// ResonantLowPassFilter
module ResonantLowPassFilter(
    input clk,
    input signed [15:0] audio_in,
    input signed [15:0] cutoff,
    input signed [15:0] resonance,
    input signed [15:0] gain,
    input reset_n,
    output reg signed [15:0] filtered_audio
);
    parameter [15:0] MAX_POS_VALUE = 16'h7FFF;
    parameter [15:0] MIN_NEG_VALUE = -16'h8000;
    reg signed [15:0] state;
    reg signed [15:0] feedback;
    reg signed [15:0] output_reg;
    reg signed [15:0] alpha;
    reg signed [15:0] beta;
    reg signed [15:0] gamma;
    wire signed [31:0] fb_prod  = $signed(state) * $signed(beta);
    wire signed [31:0] out_prod = $signed(state) * $signed(alpha);
    wire signed [16:0] fb_full  = fb_prod >>> 15;
    wire signed [16:0] out_full = out_prod >>> 15;
    wire signed [16:0] st_full  = $signed(audio_in) - $signed(feedback);
    wire signed [16:0] fa_full  = $signed(output_reg) + ($signed(gamma) >>> 1);
    function signed [15:0] sat17;
        input signed [16:0] v;
        begin
            if (v > $signed({MAX_POS_VALUE[15], MAX_POS_VALUE}))
                sat17 = $signed(MAX_POS_VALUE);
            else if (v < $signed({MIN_NEG_VALUE[15], MIN_NEG_VALUE}))
                sat17 = $signed(MIN_NEG_VALUE);
            else
                sat17 = v[15:0];
        end
    endfunction
    always @(posedge clk or negedge reset_n) begin
        if (!reset_n) begin
            state <= $signed(16'h0000);
            feedback <= $signed(16'h0000);
            output_reg <= $signed(16'h0000);
            alpha <= $signed(16'h0000);
            beta <= $signed(16'h0000);
            gamma <= $signed(16'h0000);
            filtered_audio <= $signed(16'h0000);
        end else begin
            alpha <= $signed(cutoff);
  ...
make LEC_CHECK=0 CAP_MARGIN=10 CORE_MARGIN=2 CORE_UTILIZATION=72 CTS_CLUSTER_DIAMETER=378 SLEW_MARGIN=20 finish   # period 5.72 ns
run.sh (not shown) runs the stock make flow with config.mk's settings and CLKGATE_MAP_FILE=.
The starting point ran to the end with violations: setup timing.
Then changed:
--- a/flow/config.mk
+++ b/flow/config.mk
@@ -8 +8 @@
-export CAP_MARGIN = 10
+export CAP_MARGIN = 5
@@ -11 +11,2 @@
-export CTS_CLUSTER_DIAMETER = 378
+export CTS_CLUSTER_DIAMETER = 28
+export SETUP_SLACK_MARGIN = 1.68
@@ -12,0 +14 @@
+export TNS_END_PERCENT = 5
The changed run completed, yet does not pass: setup timing; die size does not change; sequential cell count stays the same; cell count rises by about 0.9%.
Then changed:
--- a/flow/config.mk
+++ b/flow/config.mk
@@ -8 +8 @@
-export CAP_MARGIN = 5
+export CAP_MARGIN = 20
@@ -10,3 +10 @@
-export CORE_UTILIZATION = 72
-export CTS_CLUSTER_DIAMETER = 28
-export SETUP_SLACK_MARGIN = 1.68
+export CORE_UTILIZATION = 39
@@ -14 +11,0 @@
-export TNS_END_PERCENT = 5
==> flow/constraint.sdc (replaced) <==
create_clock -name core_clock -period 11.0 [get_ports {clk}]
set_input_delay 2.2000 -clock core_clock [delete_from_list [all_inputs] [get_ports {clk}]]
set_output_delay 2.2000 -clock core_clock [all_outputs]
set_load 0.01 [all_outputs]
Outcome: The new run ran to the end with no violations. Die size came out higher by 83%. Critical path depth stays the same. Synthesized cell count is unchanged. Register-to-register slack gets better by 4.2 ns. Utilization fell by 44 points. Hold slack stays flat.

========
## run A
The RTL this note starts from:
==> flow/design.v <==
module ResonantLowPassFilter(
    input clk,
    input signed [15:0] audio_in,
    input signed [15:0] cutoff,
    input signed [15:0] resonance,
    input signed [15:0] gain,
    input reset_n,
    output reg signed [15:0] filtered_audio
);
    parameter [15:0] MAX_POS_VALUE = 16'h7FFF;
    parameter [15:0] MIN_NEG_VALUE = -16'h8000;
    reg signed [15:0] state;
    reg signed [15:0] feedback;
    reg signed [15:0] output_reg;
    reg signed [15:0] alpha;
    reg signed [15:0] beta;
    reg signed [15:0] gamma;
    wire signed [31:0] fb_prod  = $signed(state) * $signed(beta);
    wire signed [31:0] out_prod = $signed(state) * $signed(alpha);
    wire signed [16:0] fb_full  = fb_prod >>> 15;
    wire signed [16:0] out_full = out_prod >>> 15;
    wire signed [16:0] st_full  = $signed(audio_in) - $signed(feedback);
    wire signed [16:0] fa_full  = $signed(output_reg) + ($signed(gamma) >>> 1);
    function signed [15:0] sat17;
        input signed [16:0] v;
        begin
            if (v > $signed({MAX_POS_VALUE[15], MAX_POS_VALUE}))
                sat17 = $signed(MAX_POS_VALUE);
            else if (v < $signed({MIN_NEG_VALUE[15], MIN_NEG_VALUE}))
                sat17 = $signed(MIN_NEG_VALUE);
            else
                sat17 = v[15:0];
        end
    endfunction
    always @(posedge clk or negedge reset_n) begin
        if (!reset_n) begin
            state <= $signed(16'h0000);
            feedback <= $signed(16'h0000);
            output_reg <= $signed(16'h0000);
            alpha <= $signed(16'h0000);
            beta <= $signed(16'h0000);
            gamma <= $signed(16'h0000);
            filtered_audio <= $signed(16'h0000);
        end else begin
            alpha <= $signed(cutoff);
            beta <= $signed(resonance);
            gamma <= $signed(gain);
            feedback <= sat17(fb_full);
            state <= sat17(st_full);
            output_reg <= sat17(out_full);
            filtered_audio <= sat17(fa_full);  
        end
    end
endmodule
export LEC_CHECK = 0
export CAP_MARGIN = 20
export CORE_MARGIN = 2
export CORE_UTILIZATION = 71
export CTS_CLUSTER_DIAMETER = 270
export PLACE_DENSITY_LB_ADDON = 0.21
export SLEW_MARGIN = 20
export TNS_END_PERCENT = 5
create_clock -name core_clock -period 5.7 [get_ports {clk}]
Complete run, failing final checks: run A, reason setup timing.
### run A -> run B
# run A
export LEC_CHECK = 0
export CAP_MARGIN = 20
export CORE_MARGIN = 2
export CORE_UTILIZATION = 71
export CTS_CLUSTER_DIAMETER = 270
export PLACE_DENSITY_LB_ADDON = 0.21
export SLEW_MARGIN = 20
export TNS_END_PERCENT = 5
create_clock -name core_clock -period 5.7 [get_ports {clk}]
# run B
export LEC_CHECK = 0
export CAP_MARGIN = 20
export CORE_MARGIN = 2
export CORE_UTILIZATION = 40
export SLEW_MARGIN = 20
create_clock -name core_clock -period 7.0 [get_ports {clk}]
==> comparison <==
Run B reached the end of the flow, and the finished layout is clean on the timing, design-rule and antenna checks.
Growth of design area from synthesis to finish ends up lower on run B.
Run B has more setup slack than run A.
Run B against run A: area of all placed cells without fillers shrank by 5.8%; layout net count decreased about 5.5%.
Input changes introduced in run C (baseline for comparison: run B):
# run B
export LEC_CHECK = 0
export CAP_MARGIN = 20
export CORE_MARGIN = 2
export CORE_UTILIZATION = 40
export SLEW_MARGIN = 20
create_clock -name core_clock -period 7.0 [get_ports {clk}]
# run C
export LEC_CHECK = 0
export CAP_MARGIN = 20
export CORE_MARGIN = 2
export CORE_UTILIZATION = 55
export CTS_CLUSTER_DIAMETER = 218
export CTS_CLUSTER_SIZE = 100
export HOLD_SLACK_MARGIN = 0.25
export SETUP_SLACK_MARGIN = -0.63
export SLEW_MARGIN = 20
export TNS_END_PERCENT = 5
create_clock -name core_clock -period 7.0 [get_ports {clk}]
## What came out
Run C closes out successfully: all stages finished, all timing, DRC and antenna checks passed.
[compare] base=run B new=run C: share of final layout cell area taken by clock buffers and inverters saw little to no change; insertion delay of the later-clocked pin in the worst-skew pair saw little to no change; final area saw a decrease; number of endpoints failing setup at the final stage saw little to no change; routed length on met1 saw an increase.
Looking only at signed area change from the synthesized netlist to the final layout, and setting everything else aside, the lower value of run C and run B goes to run C.
Total buffers and inverters traversed by the critical path: run C > run B
Changes in run D relative to run C:
# run C
export LEC_CHECK = 0
export CAP_MARGIN = 20
export CORE_MARGIN = 2
export CORE_UTILIZATION = 55
export CTS_CLUSTER_DIAMETER = 218
export CTS_CLUSTER_SIZE = 100
export HOLD_SLACK_MARGIN = 0.25
export SETUP_SLACK_MARGIN = -0.63
export SLEW_MARGIN = 20
export TNS_END_PERCENT = 5
create_clock -name core_clock -period 7.0 [get_ports {clk}]
# run D
export LEC_CHECK = 0
export CAP_MARGIN = 20
export CORE_MARGIN = 7
export CORE_UTILIZATION = 40
export CTS_CLUSTER_DIAMETER = 34
export GPL_ROUTABILITY_DRIVEN = 0
export MAX_ROUTING_LAYER = met4
export PLACE_DENSITY_LB_ADDON = 0.09
export SLEW_MARGIN = 20
create_clock -name core_clock -period 7.0 [get_ports {clk}]
[summary]
- Summary: post-layout worst setup margin, run D better than run C
- The area share of buffers outside the clock network in run D sits 0.38 points above the value recorded for run C.
- Run D: flow completed, timing, DRC and antenna clean

========
Setup of build 62:
Starts from the design.v that is shown in full above.
export LEC_CHECK = 0
export CAP_MARGIN = 10
export CORE_MARGIN = 2
export CORE_UTILIZATION = 72
export SETUP_SLACK_MARGIN = 1.63
export SLEW_MARGIN = 20
create_clock -name core_clock -period 5.72 [get_ports {clk}]
The flow for build 62 finished, though final verification flagged setup timing.
Input-level comparison between build 43 and build 62:
- a deleted SETUP_SLACK_MARGIN that had been 1.63
- a change of CORE_UTILIZATION from 72 to 52
- a change of CAP_MARGIN from 10 to 20
- an added CTS_CLUSTER_SIZE of 99
- a change of the clock period (ns, I/O delays scaled along) from 5.72 to 5.14
==> comparison <==
Complete run, failing final checks: build 43, reason setup timing.
The run showing the smaller cell count is build 62.
The inputs of build 54 differ from those of build 43 as listed below.
- PLACE_DENSITY now 0.42, previously not set
- CORE_UTILIZATION now 65, was 52
- CTS_CLUSTER_DIAMETER now 356, previously not set
- ABC_AREA now 1, previously not set
- TNS_END_PERCENT now 10, previously not set
==> results <==
Complete run, failing final checks: build 54, reason setup timing.
Taking build 43 as 1.0, build 54 lands at 0.886 on die area.
Compared with build 43, build 54 shows a slack of the critical path that is 0.49 ns higher.
Synthesized instance count: build 54 > build 43
Delta (build 54 minus build 43): number of nets in the synthesized netlist picked up an extra 28%, chip area in the Yosys report picked up an extra 10%, non-clock buffer count picked up an extra about 6%.
#### Input delta (build 90 over build 54)
- a deleted PLACE_DENSITY that had been 0.42
- a deleted CTS_CLUSTER_DIAMETER that had been 356
- a change of CORE_UTILIZATION from 65 to 40
- a deleted TNS_END_PERCENT that had been 10
- a deleted ABC_AREA that had been 1
- a deleted CTS_CLUSTER_SIZE that had been 99
- a change of the clock period (ns, I/O delays scaled along) from 5.14 to 6.75
Results
Build 90 reached the final stage; the timing, design-rule and antenna checks on its layout passed.
In the reports for build 54 and build 90, the smaller simple-gate share of the synthesized area belongs to build 90.
Compared with build 54, build 90 improves synthesized area.
Relative to build 54, the final cell area reported for build 90 is lower.
Build 90 vs build 54, count of non-CTS buffers in the layout went down by 225.
Summary: with build 54 as the reference, number of multi-input combinational cells in the layout in build 90 moved down by more than 10%.
Utilization down 33 points in build 90 wrt build 54
Modified inputs, build 41 compared to build 90
- CORE_UTILIZATION changed from 40 to 58
- SETUP_SLACK_MARGIN newly set to 0.88
- the clock period (ns, I/O delays scaled along) changed from 6.75 to 3.81
--- outcome ---
Area of the multi-input gates (higher): build 41
A cell type of the slowest stage on the worst timing path of sky130_fd_sc_hd__fa_1 is what build 90 shows, while sky130_fd_sc_hd__fa_2 belongs to build 41.
Between build 90 and build 41, number of cells on the critical path decreased.
The worst hold slack number comes out lower for build 41 vs build 90.
The cell area reported for build 41 is greater than that of build 90 by 2400 sq um.
Fraction of area in multi-input gates is higher on build 90
Cmp build 41 and build 90 / sum of negative setup slack / higher: build 90
Although it ran to completion, build 41 produced a layout that fails the final checks because of setup timing.

========
RTL: the design.v shown in full above, as it stands there.
export LEC_CHECK = 0
export CAP_MARGIN = 0
export CELL_PAD_IN_SITES_DETAIL_PLACEMENT = 0
export CELL_PAD_IN_SITES_GLOBAL_PLACEMENT = 0
export CORE_ASPECT_RATIO = 0.88
export CORE_MARGIN = 2
export CORE_UTILIZATION = 72
export CTS_CLUSTER_DIAMETER = 260
export CTS_CLUSTER_SIZE = 35
export GPL_ROUTABILITY_DRIVEN = 1
export GPL_TIMING_DRIVEN = 1
export HOLD_SLACK_MARGIN = -0.05
export MAX_ROUTING_LAYER = met4
export MIN_ROUTING_LAYER = met1
export PLACE_DENSITY_LB_ADDON = 0.03
export SETUP_SLACK_MARGIN = 0.81
export SLEW_MARGIN = 20
create_clock -name core_clock -period 6.58 [get_ports {clk}]
The baseline completed without violations.
Edit:
Settings changed: CTS_CLUSTER_DIAMETER 260 to 206, CTS_CLUSTER_SIZE 35 to 62.
What happened:
- The new run completed without violations
- global-route usage is unchanged
- utilization is unchanged
- worst setup slack is unchanged
Edit:
Settings changed: CAP_MARGIN 0 to 20, CELL_PAD_IN_SITES_DETAIL_PLACEMENT 0 to not set, CELL_PAD_IN_SITES_GLOBAL_PLACEMENT 0 to not set, CORE_ASPECT_RATIO 0.88 to not set, CTS_CLUSTER_DIAMETER 206 to not set, CTS_CLUSTER_SIZE 62 to not set, GPL_ROUTABILITY_DRIVEN 1 to not set, GPL_TIMING_DRIVEN 1 to not set, HOLD_SLACK_MARGIN -0.05 to not set, MAX_ROUTING_LAYER met4 to not set, MIN_ROUTING_LAYER met1 to not set, PLACE_DENSITY set to 0.95, PLACE_DENSITY_LB_ADDON 0.03 to not set, SETUP_SLACK_MARGIN 0.81 to not set.
Clock period 6.58 ns to 5.72 ns, I/O delays scaled along.
The new run finished with negative setup slack left.
Wire length came out higher by 69%.
Maximum frequency came out lower by 16%.
Final area came out higher by 4.6%.
Area after synthesis does not change.

========
== build 22 ==
RTL: the design.v shown in full above, as it stands there.
Settings: LEC_CHECK=0, ABC_AREA=1, CAP_MARGIN=20, CORE_ASPECT_RATIO=0.5, CORE_MARGIN=2, CORE_UTILIZATION=65, CTS_CLUSTER_DIAMETER=356, CTS_CLUSTER_SIZE=99, HOLD_SLACK_MARGIN=0.26, PLACE_DENSITY=0.35, SLEW_MARGIN=20, TNS_END_PERCENT=10; clock period 5.14 ns.
The flow completed for build 22, but it is not clean: the layout still shows setup timing.
Modified inputs, build 20 compared to build 22
- clearing HOLD_SLACK_MARGIN, which used to be 0.26
- clearing CTS_CLUSTER_DIAMETER, which used to be 356
- clearing PLACE_DENSITY, which used to be 0.35
- clearing ABC_AREA, which used to be 1
- clearing CTS_CLUSTER_SIZE, which used to be 99
- clearing CORE_ASPECT_RATIO, which used to be 0.5
- clearing TNS_END_PERCENT, which used to be 10
- swapping 65 for 66 in CORE_UTILIZATION
- swapping 5.14 for 5.72 in the clock period (ns, I/O delays scaled along)
### Flow results
Time the worst path needs with I/O delays and setup: build 20 > build 22
From build 22 to build 20 the numbers moved as follows: wire length of the first global-routing pass down 19000 um, total track usage down 1.1 points, clock buffer and inverter area fraction after layout flat, setup slack after layout up 0.18 ns.
In the tables for build 20 and build 22, number of well-tap cells placed reads higher with build 22.
Looking at build 20 and build 22, the worst clock skew is a wash.
Compared to build 22, build 20 has post-route worst hold slack 0.072 ns higher.
Post-synthesis share of cell area spent on xor and xnor gates: build 20 and build 22 compared, lower one is build 22
Layout checks on build 20: not met. Flow itself completed; violations: setup timing.
Build 20 ended up with state[5] as its timing startpoint of the critical path; build 22 ended up with state[15].
Note that the final wirelength recorded for build 22 amounts to 1.2 times the value seen in build 20.
Area occupied by registers in build 20 is about 0.6% higher than in build 22
--- input diff build 20..build 18 ---
- an added SETUP_SLACK_MARGIN of -0.29
- an added MAX_ROUTING_LAYER of met4
- a change of the clock period (ns, I/O delays scaled along) from 5.72 to 3.81
==> comparison <==
Going from build 20 to build 18, number of placed instances, taps included now sits higher; number of clock-tree buffers in the layout now sits higher.
[build 18 vs build 20] relative slew slack: lower in build 18
Build 18 ended up with met4 as its top routing layer in use; build 20 ended up with met5.
The share of synthesized registers carrying an async set or reset was comparable across build 18 and build 20.
When build 18 is measured against build 20, its total antenna diodes in the routed design turns out 1 higher.
Of build 18 and build 20, none finishes clean.
Ran to the end and failed final checks on setup timing: build 20.
Finished, but not clean: build 18, with setup timing.
On maximum number of pins on one net before global-route repair, the lower figure sits with build 18, not build 20.
--- input diff build 18..build 37 ---
- CORE_MARGIN: 2 -> 7
- SETUP_SLACK_MARGIN: -0.29 -> unset
- CORE_UTILIZATION: 66 -> 40
- the clock period (ns, I/O delays scaled along): 3.81 -> 7.0
Findings:
- The setup slack of build 37 is larger than that of build 18.
- Build 18 → build 37: first-pass GRT wire length rose 1.6%.
- Summary — final cell count, build 37 relative to build 18: higher, by about 3%.
- Against build 18, build 37 comes in 77% higher on die size.
- Build 37 went all the way through the flow, and no timing, DRC or antenna check failed.
- Looking at final period utilization, build 37 sits below build 18.
